==> flow/design.v (excerpt) <==
module multicycle_arithmetic(
    input clk, rst, start, 
    input [1:0] op, 
    input [7:0] a, b, 
    output reg done, 
    output reg [15:0] result
);
    reg [2:0] state;
    parameter IDLE = 3'b000, LOAD = 3'b001, ADD = 3'b010, SUB = 3'b011, 
              MUL = 3'b100, DIV = 3'b101, DONE = 3'b110;
    always @(posedge clk or posedge rst) begin
        if (rst) begin
            state <= IDLE;
            done <= 0;
            result <= 0;
        end else begin
            case (state)
                IDLE: begin
                    done <= 0;
                    if (start) state <= LOAD;
                end
                LOAD: begin
                    case (op)
                        2'b00: state <= ADD;
                        2'b01: state <= SUB;
                        2'b10: state <= MUL;
                        2'b11: state <= DIV;
                        default: state <= DONE;
                    endcase
                end
                ADD: begin
                    result <= a + b;
                    state <= DONE;
                end
                SUB: begin
                    result <= a - b;
  ...
For scale: ~24 flip-flops, about 38 I/O pins, ~0.0092 sq mm of cells after synthesis.
clock: 35.0 ns
lec_check: 0
abc_area: 1
cap_margin: 30
core_aspect_ratio: 1.35
core_margin: 6
core_utilization: 31
gpl_timing_driven: 0
place_density_lb_addon: 0.06
slew_margin: 20
run.sh (not shown) runs the stock make flow with config.mk's settings and CLKGATE_MAP_FILE=.
The baseline produced a clean layout.
Next try:
ABC_AREA = not set   (was 1)
CAP_MARGIN = 20   (was 30)
CORE_ASPECT_RATIO = not set   (was 1.35)
CORE_MARGIN = 2   (was 6)
CORE_UTILIZATION = 58   (was 31)
GPL_TIMING_DRIVEN = not set   (was 0)
PLACE_DENSITY_LB_ADDON = not set   (was 0.06)
clock period = 19.1 ns   (was 35.0 ns; I/O delays follow)
Effect: The new run ended with an error in global routing (GRT-0232); synthesized area falls slightly; die area falls by well over a third; synthesized cell count falls by about a fifth.
Next try:
CORE_UTILIZATION = 70   (was 58)
CTS_CLUSTER_DIAMETER = 218   (was not set)
CTS_CLUSTER_SIZE = 37   (was not set)
clock period = 32.5 ns   (was 19.1 ns; I/O delays follow)
What happened: This time the run did not get past clock tree synthesis, error DPL-0033; synthesized area does not change; synthesized cell count stays the same; die size fell by 17%.
Next try:
ABC_AREA = 1   (was not set)
CAP_MARGIN = 5   (was 20)
CTS_CLUSTER_DIAMETER = 197   (was 218)
CTS_CLUSTER_SIZE = not set   (was 37)
clock period = 15.6 ns   (was 32.5 ns; I/O delays follow)
Effect:
- With this change the flow failed in detailed placement with DPL-0033
- synthesized cell count goes up by about a fifth
- area after synthesis increases slightly
- die size grows slightly
Next try:
ABC_AREA = not set   (was 1)
CAP_MARGIN = 20   (was 5)
CORE_UTILIZATION = 40   (was 70)
CTS_CLUSTER_DIAMETER = not set   (was 197)
clock period = 34.5 ns   (was 15.6 ns; I/O delays follow)
- This time the run completed without violations
- die area rose by 69%
- synthesized area fell by 1.6%
- synthesized cell count fell by 17%
Next try:
ABC_AREA = 1   (was not set)
CAP_MARGIN = 15   (was 20)
CORE_ASPECT_RATIO = 1.35   (was not set)
clock period = 35.0 ns   (was 34.5 ns; I/O delays follow)
The changed run finished clean.
Non-clock buffer count is lower by 81.
Routed wire length is lower by roughly a tenth.
First-iteration DRC count is lower by a quarter to a third.
Clock skew hardly moves.
Setup slack is better by 1600 ps.
Utilization is lower by 3.7 points.


== the reference run ==
Starting RTL as in the previous note.
clock: 35.0 ns
lec_check: 0
abc_area: 1
cap_margin: 40
cell_pad_in_sites_detail_placement: 2
core_margin: 7
core_utilization: 56
cts_cluster_size: 33
gpl_routability_driven: 1
place_density_lb_addon: 0.19
setup_slack_margin: 3.9
slew_margin: 15
Status: the reference run FAILED at detailed placement (tool error)
Modified inputs, the trial run compared to the reference run
- clearing GPL_ROUTABILITY_DRIVEN, which used to be 1
- swapping 15 for 20 in SLEW_MARGIN
- swapping 7 for 2 in CORE_MARGIN
- clearing CELL_PAD_IN_SITES_DETAIL_PLACEMENT, which used to be 2
- swapping 0.19 for 0.26 in PLACE_DENSITY_LB_ADDON
- swapping 56 for 40 in CORE_UTILIZATION
- swapping 40 for 30 in CAP_MARGIN
- clearing ABC_AREA, which used to be 1
- clearing SETUP_SLACK_MARGIN, which used to be 3.9
### Flow results
The trial run | status: complete | timing, DRC, antenna: pass. Row xor-xnor portion of the synthesized cell area: the trial run lower / the reference run higher. Area after synthesis, the reference run and the trial run, lower one = the trial run. Between the reference run and the trial run, the flow reports synthesized cell count decreasing by more than 10%. Number of distinct library cells after synthesis, the reference run and the trial run: larger value in the trial run. Area fraction in compound gates is lower on the reference run. The reference run and the trial run ended up with roughly the same sequential share of the synthesized area. Post-synthesis chip area from yosys (the trial run vs. the reference run) decreases slightly. Lower initial standard-cell utilization of the core among the reference run and the trial run: the trial run.


Starting RTL as in the previous note.
clock: 20.4 ns
lec_check: 0
cap_margin: 25
cell_pad_in_sites_detail_placement: 2
core_aspect_ratio: 0.64
core_margin: 2
core_utilization: 69
gpl_timing_driven: 1
place_density: 0.7
setup_slack_margin: 1.57
slew_margin: 5
tns_end_percent: 45
The baseline aborted during detailed placement, error DPL-0033.
Next try:
- ABC_AREA: unset -> 1
- CAP_MARGIN: 25 -> 20
- CELL_PAD_IN_SITES_DETAIL_PLACEMENT: 2 -> unset
- CORE_ASPECT_RATIO: 0.64 -> unset
- CORE_UTILIZATION: 69 -> 68
- CTS_CLUSTER_SIZE: unset -> 98
- GPL_TIMING_DRIVEN: 1 -> unset
- PLACE_DENSITY: 0.7 -> unset
- SETUP_SLACK_MARGIN: 1.57 -> unset
- SLEW_MARGIN: 5 -> 20
- TNS_END_PERCENT: 45 -> unset
- clock period: 20.4 -> 35.7 ns (I/O delays scaled with it)
- Now the flow finished clean
- synthesized cell count rises by about 20%
- die area rises by 2.8%
- synthesized area rises by about 1.6%
Next try:
- ABC_AREA: 1 -> unset
- CORE_UTILIZATION: 68 -> 15
- CTS_CLUSTER_SIZE: 98 -> unset
Outcome: Fmax decreases by 3.3%; final cell count increases by 25%.


Starting RTL as in the previous note.
## multicycle_arithmetic
module multicycle_arithmetic(
    input clk, rst, start, 
    input [1:0] op, 
    input [7:0] a, b, 
    output reg done, 
    output reg [15:0] result
);
clock: 15.6 ns
lec_check: 0
abc_area: 1
cap_margin: 5
core_margin: 2
core_utilization: 72
cts_cluster_diameter: 197
cts_cluster_size: 67
place_density: 0.36
slew_margin: 20
The starting point stopped in detailed placement (3_5_place_dp).
Change:
- ABC_AREA: 1 -> not set
- CAP_MARGIN: 5 -> 20
- CORE_UTILIZATION: 72 -> 62
- CTS_CLUSTER_DIAMETER: 197 -> not set
- CTS_CLUSTER_SIZE: 67 -> not set
- PLACE_DENSITY: 0.36 -> not set
- clock period: 15.6 -> 35.7 ns (I/O delays scaled with it)
Result: With this change the flow produced a clean layout. Synthesized area fell by 1.6%. Die size went up by 14%. Synthesized cell count falls by 17%.
Change:
- CORE_UTILIZATION: 62 -> 26
- CTS_CLUSTER_SIZE: not set -> 15
- HOLD_SLACK_MARGIN: not set -> -0.08
- clock period: 35.7 -> 35.0 ns (I/O delays scaled with it)
After rerunning: Clock-buffer cell count does not change; global-route usage shrinks by 18 points; routed wire length rose by about 7%.
Change:
- ABC_AREA: not set -> 1
- CAP_MARGIN: 20 -> 5
- CELL_PAD_IN_SITES_GLOBAL_PLACEMENT: not set -> 3
- CORE_ASPECT_RATIO: not set -> 1.35
- CORE_MARGIN: 2 -> 6
- CORE_UTILIZATION: 26 -> 53
- CTS_CLUSTER_SIZE: 15 -> not set
- GPL_TIMING_DRIVEN: not set -> 0
- HOLD_SLACK_MARGIN: -0.08 -> not set
- PLACE_DENSITY_LB_ADDON: not set -> 0.06
- SETUP_SLACK_MARGIN: not set -> 5.0
- TNS_END_PERCENT: not set -> 70
What happened: With this change the flow aborted during global placement without I/O (3_1_place_gp_skip_io) (FLW-0024). Die size goes down by 43%. Synthesized cell count increases by 21%. Area after synthesis goes up by 1.6%.
Change:
- CAP_MARGIN: 5 -> 15
- CELL_PAD_IN_SITES_GLOBAL_PLACEMENT: 3 -> not set
Outcome:
- With this change the flow finished with timing, DRC and antenna clean
- area after synthesis stays the same
- die area does not change
- synthesized cell count stays the same


Starting RTL as in the previous note.
==> flow/config.mk <==
export PLATFORM = sky130hd
export DESIGN_NAME = multicycle_arithmetic
export DESIGN_NICKNAME = multicycle_arithmetic
export VERILOG_FILES = /design/flow/design.v
export SDC_FILE = /design/flow/constraint.sdc
export NUM_CORES = 4
export LEC_CHECK = 0
export ABC_AREA = 1
export CAP_MARGIN = 20
export CORE_ASPECT_RATIO = 0.5
export CORE_MARGIN = 2
export CORE_UTILIZATION = 72
export CTS_CLUSTER_DIAMETER = 350
export CTS_CLUSTER_SIZE = 98
export PLACE_DENSITY = 0.85
export SLEW_MARGIN = 20
export TNS_END_PERCENT = 10
==> flow/constraint.sdc <==
create_clock -name core_clock -period 13.5 [get_ports {clk}]
set_input_delay 2.7000 -clock core_clock [delete_from_list [all_inputs] [get_ports {clk}]]
set_output_delay 2.7000 -clock core_clock [all_outputs]
set_load 0.01 [all_outputs]
The baseline never finished: it broke off in detailed placement (3_5_place_dp) with DPL-0033.
==> next run, changes <==
ABC_AREA = default   (was 1)
CAP_MARGIN = 40   (was 20)
CORE_ASPECT_RATIO = default   (was 0.5)
CTS_CLUSTER_DIAMETER = 80   (was 350)
CTS_CLUSTER_SIZE = 56   (was 98)
PLACE_DENSITY = default   (was 0.85)
TNS_END_PERCENT = default   (was 10)
clock period = 21.1 ns   (was 13.5 ns; I/O delays follow)
Result:
- The changed run did not get past detailed placement (3_5_place_dp)
- area after synthesis is lower by 1.6%
- die area went down by about 2%
- synthesized cell count is lower by 17%
==> next run, changes <==
CAP_MARGIN = 20   (was 40)
CORE_UTILIZATION = 40   (was 72)
CTS_CLUSTER_DIAMETER = default   (was 80)
CTS_CLUSTER_SIZE = default   (was 56)
SETUP_SLACK_MARGIN = 5.0   (was default)
clock period = 34.5 ns   (was 21.1 ns; I/O delays follow)
The changed run passed the timing, DRC and antenna checks.
Area after synthesis is unchanged.
Die size rises by 77%.
Synthesized cell count stays the same.
==> next run, changes <==
CORE_UTILIZATION = 58   (was 40)
SETUP_SLACK_MARGIN = -2.0   (was 5.0)
TNS_END_PERCENT = 5   (was default)
clock period = 28.4 ns   (was 34.5 ns; I/O delays follow)
The new run ended with an error in global routing (5_1_grt) on GRT-0232.
Synthesized area does not change.
Synthesized cell count is unchanged.
Die area fell by about 30%.


multicycle_arithmetic again, from the RTL that the note above started with.
Settings: LEC_CHECK=0, ABC_AREA=1, CAP_MARGIN=5, CORE_MARGIN=2, CORE_UTILIZATION=72, CTS_CLUSTER_DIAMETER=197, CTS_CLUSTER_SIZE=44, PLACE_DENSITY_LB_ADDON=0.27, SLEW_MARGIN=20; clock period 15.6 ns.
The baseline ended with an error in 3_5_place_dp (DPL-0033).
Change:
Settings changed: ABC_AREA 1 to unset, CAP_MARGIN 5 to 20, CORE_UTILIZATION 72 to 40, CTS_CLUSTER_DIAMETER 197 to unset, CTS_CLUSTER_SIZE 44 to unset, PLACE_DENSITY_LB_ADDON 0.27 to unset.
Clock period 15.6 ns to 35.0 ns, I/O delays scaled along.
After rerunning: This time the run went through all stages and came out clean; synthesized area drops by 1.6%; synthesized cell count drops by 17%; die area climbs by about 70%.
Change:
Settings changed: ABC_AREA set to 1, CORE_UTILIZATION 40 to 59, CTS_CLUSTER_DIAMETER set to 290, CTS_CLUSTER_SIZE set to 100, SETUP_SLACK_MARGIN set to -1.62, SLEW_MARGIN 20 to 0, TNS_END_PERCENT set to 25.
Non-clock buffer count falls by 94.
Flip-flop count stays the same.
Global-route usage rises by 5.1 points.
Via count falls by a few percent.
Clock-buffer cell count stays the same.
Hold slack is worse by 0.0059 ns.
Core utilization rises by 16 points.
Clock skew rises by 0.0036 ns.
Synthesized cell count rises by about a fifth.
Wire length falls by about a fifth.


Starting RTL as in the previous note.
clock: 13.5 ns
lec_check: 0
abc_area: 1
cap_margin: 20
core_aspect_ratio: 0.5
core_margin: 2
core_utilization: 72
cts_cluster_diameter: 350
cts_cluster_size: 98
place_density: 0.42
slew_margin: 20
tns_end_percent: 10
The first run did not get past detailed placement, error DPL-0033.
Change:
==> flow/config.mk (replaced) <==
export PLATFORM = sky130hd
export DESIGN_NAME = multicycle_arithmetic
export DESIGN_NICKNAME = multicycle_arithmetic
export VERILOG_FILES = /design/flow/design.v
export SDC_FILE = /design/flow/constraint.sdc
export NUM_CORES = 4
export LEC_CHECK = 0
export ABC_AREA = 1
export CAP_MARGIN = 20
export CORE_MARGIN = 2
export CORE_UTILIZATION = 70
export CTS_CLUSTER_DIAMETER = 218
export CTS_CLUSTER_SIZE = 14
export SLEW_MARGIN = 20
==> flow/constraint.sdc (replaced) <==
create_clock -name core_clock -period 29.9 [get_ports {clk}]
set_input_delay 5.9800 -clock core_clock [delete_from_list [all_inputs] [get_ports {clk}]]
set_output_delay 5.9800 -clock core_clock [all_outputs]
set_load 0.01 [all_outputs]
After rerunning:
- The changed run did not get past clock tree synthesis
- die size is higher by a few percent
- area after synthesis is unchanged
- synthesized cell count does not change


== violet ==
multicycle_arithmetic again, from the RTL that the note above started with.
export LEC_CHECK = 0
export CAP_MARGIN = 20
export CORE_MARGIN = 2
export CORE_UTILIZATION = 72
export CTS_CLUSTER_DIAMETER = 225
export CTS_CLUSTER_SIZE = 56
export SETUP_SLACK_MARGIN = -1.61
export SLEW_MARGIN = 20
create_clock -name core_clock -period 21.1 [get_ports {clk}]
violet: aborted in detailed placement (3_5_place_dp) (tool error)
diff inputs: violet => yarrow
Settings: a change of CTS_CLUSTER_DIAMETER from 225 to 322; a change of CORE_UTILIZATION from 72 to 61; an added ABC_AREA of 1; a deleted SETUP_SLACK_MARGIN that had been -1.61; a change of CTS_CLUSTER_SIZE from 56 to 98; a change of the clock period (ns, I/O delays scaled along) from 21.1 to 19.1.
==> comparison <==
violet vs yarrow, largest non-sequential cell family by area: adder cells vs simple AND/OR/NAND/NOR gates
As the logs show, yarrow stopped at clock tree synthesis (4_1_cts) after a tool error, so it never reached the end of the flow.
Diff yarrow..violet | sequential cell area fraction in the yosys report | negligible
Compared with violet, in yarrow horizontal extent of the die now sits higher; port buffer count stayed essentially flat.
### yarrow -> delta
Settings: removing CTS_CLUSTER_DIAMETER (formerly 322); removing ABC_AREA (formerly 1); removing CTS_CLUSTER_SIZE (formerly 98); changing CORE_UTILIZATION from 61 to 64; changing the clock period (ns, I/O delays scaled along) from 19.1 to 27.7.
Findings:
There was hardly any difference in share of the yosys chip area belonging to registers between delta and yarrow.
In delta, the post-placement setup slack came out 4390 ps above the value in yarrow.
Between delta and yarrow, simple-gate share of the synthesized area is lower for delta, yarrow comes in above that.
Compared with yarrow, full die area in delta decreased by a few percent.
In delta, the fraction of the mapped netlist area in compound gates came out 12 points above the value in yarrow.
delta vs yarrow — share of the core filled by cells before placement rose 2.4 points.
delta: it failed during clock tree synthesis (4_1_cts), and the tool reported DPL-0033.
delta vs. yarrow: XOR/XNOR share of the synthesized area went down by 1.1 points.
delta ended up with a lower area after synthesis than yarrow did.
delta vs yarrow, total half-perimeter wirelength after legalization and detailed placement went up by 16%.
## Diff of input files: tundra against delta
Settings: a change of CORE_UTILIZATION from 64 to 72; an added CTS_CLUSTER_DIAMETER of 225; an added CTS_CLUSTER_SIZE of 56; a change of the clock period (ns, I/O delays scaled along) from 27.7 to 23.5.
## What came out
Status(tundra) = ERROR, stage = detailed placement (3_5_place_dp)
| cell row count | tundra vs delta | 2 lower |
tundra vs delta: chip footprint down by more than 10%
As far as post-synthesis share of cell area spent on full adders, half adders and majority gates goes, tundra and delta are indistinguishable; the numbers are identical.
As far as number of cells produced by synthesis goes, tundra and delta are indistinguishable; the numbers are identical.
Diff delta..tundra | number of distinct library cell variants in the gate-level netlist after synthesis | unchanged
Relative to delta, the fraction of the core area occupied by cells at floorplan of tundra is higher by 7.4 points.
As of tundra, vertical die dimension had fallen by a few percent compared to delta.
Re count of input and output buffers: no difference whatsoever between tundra and delta.
| area of the core | higher: delta |
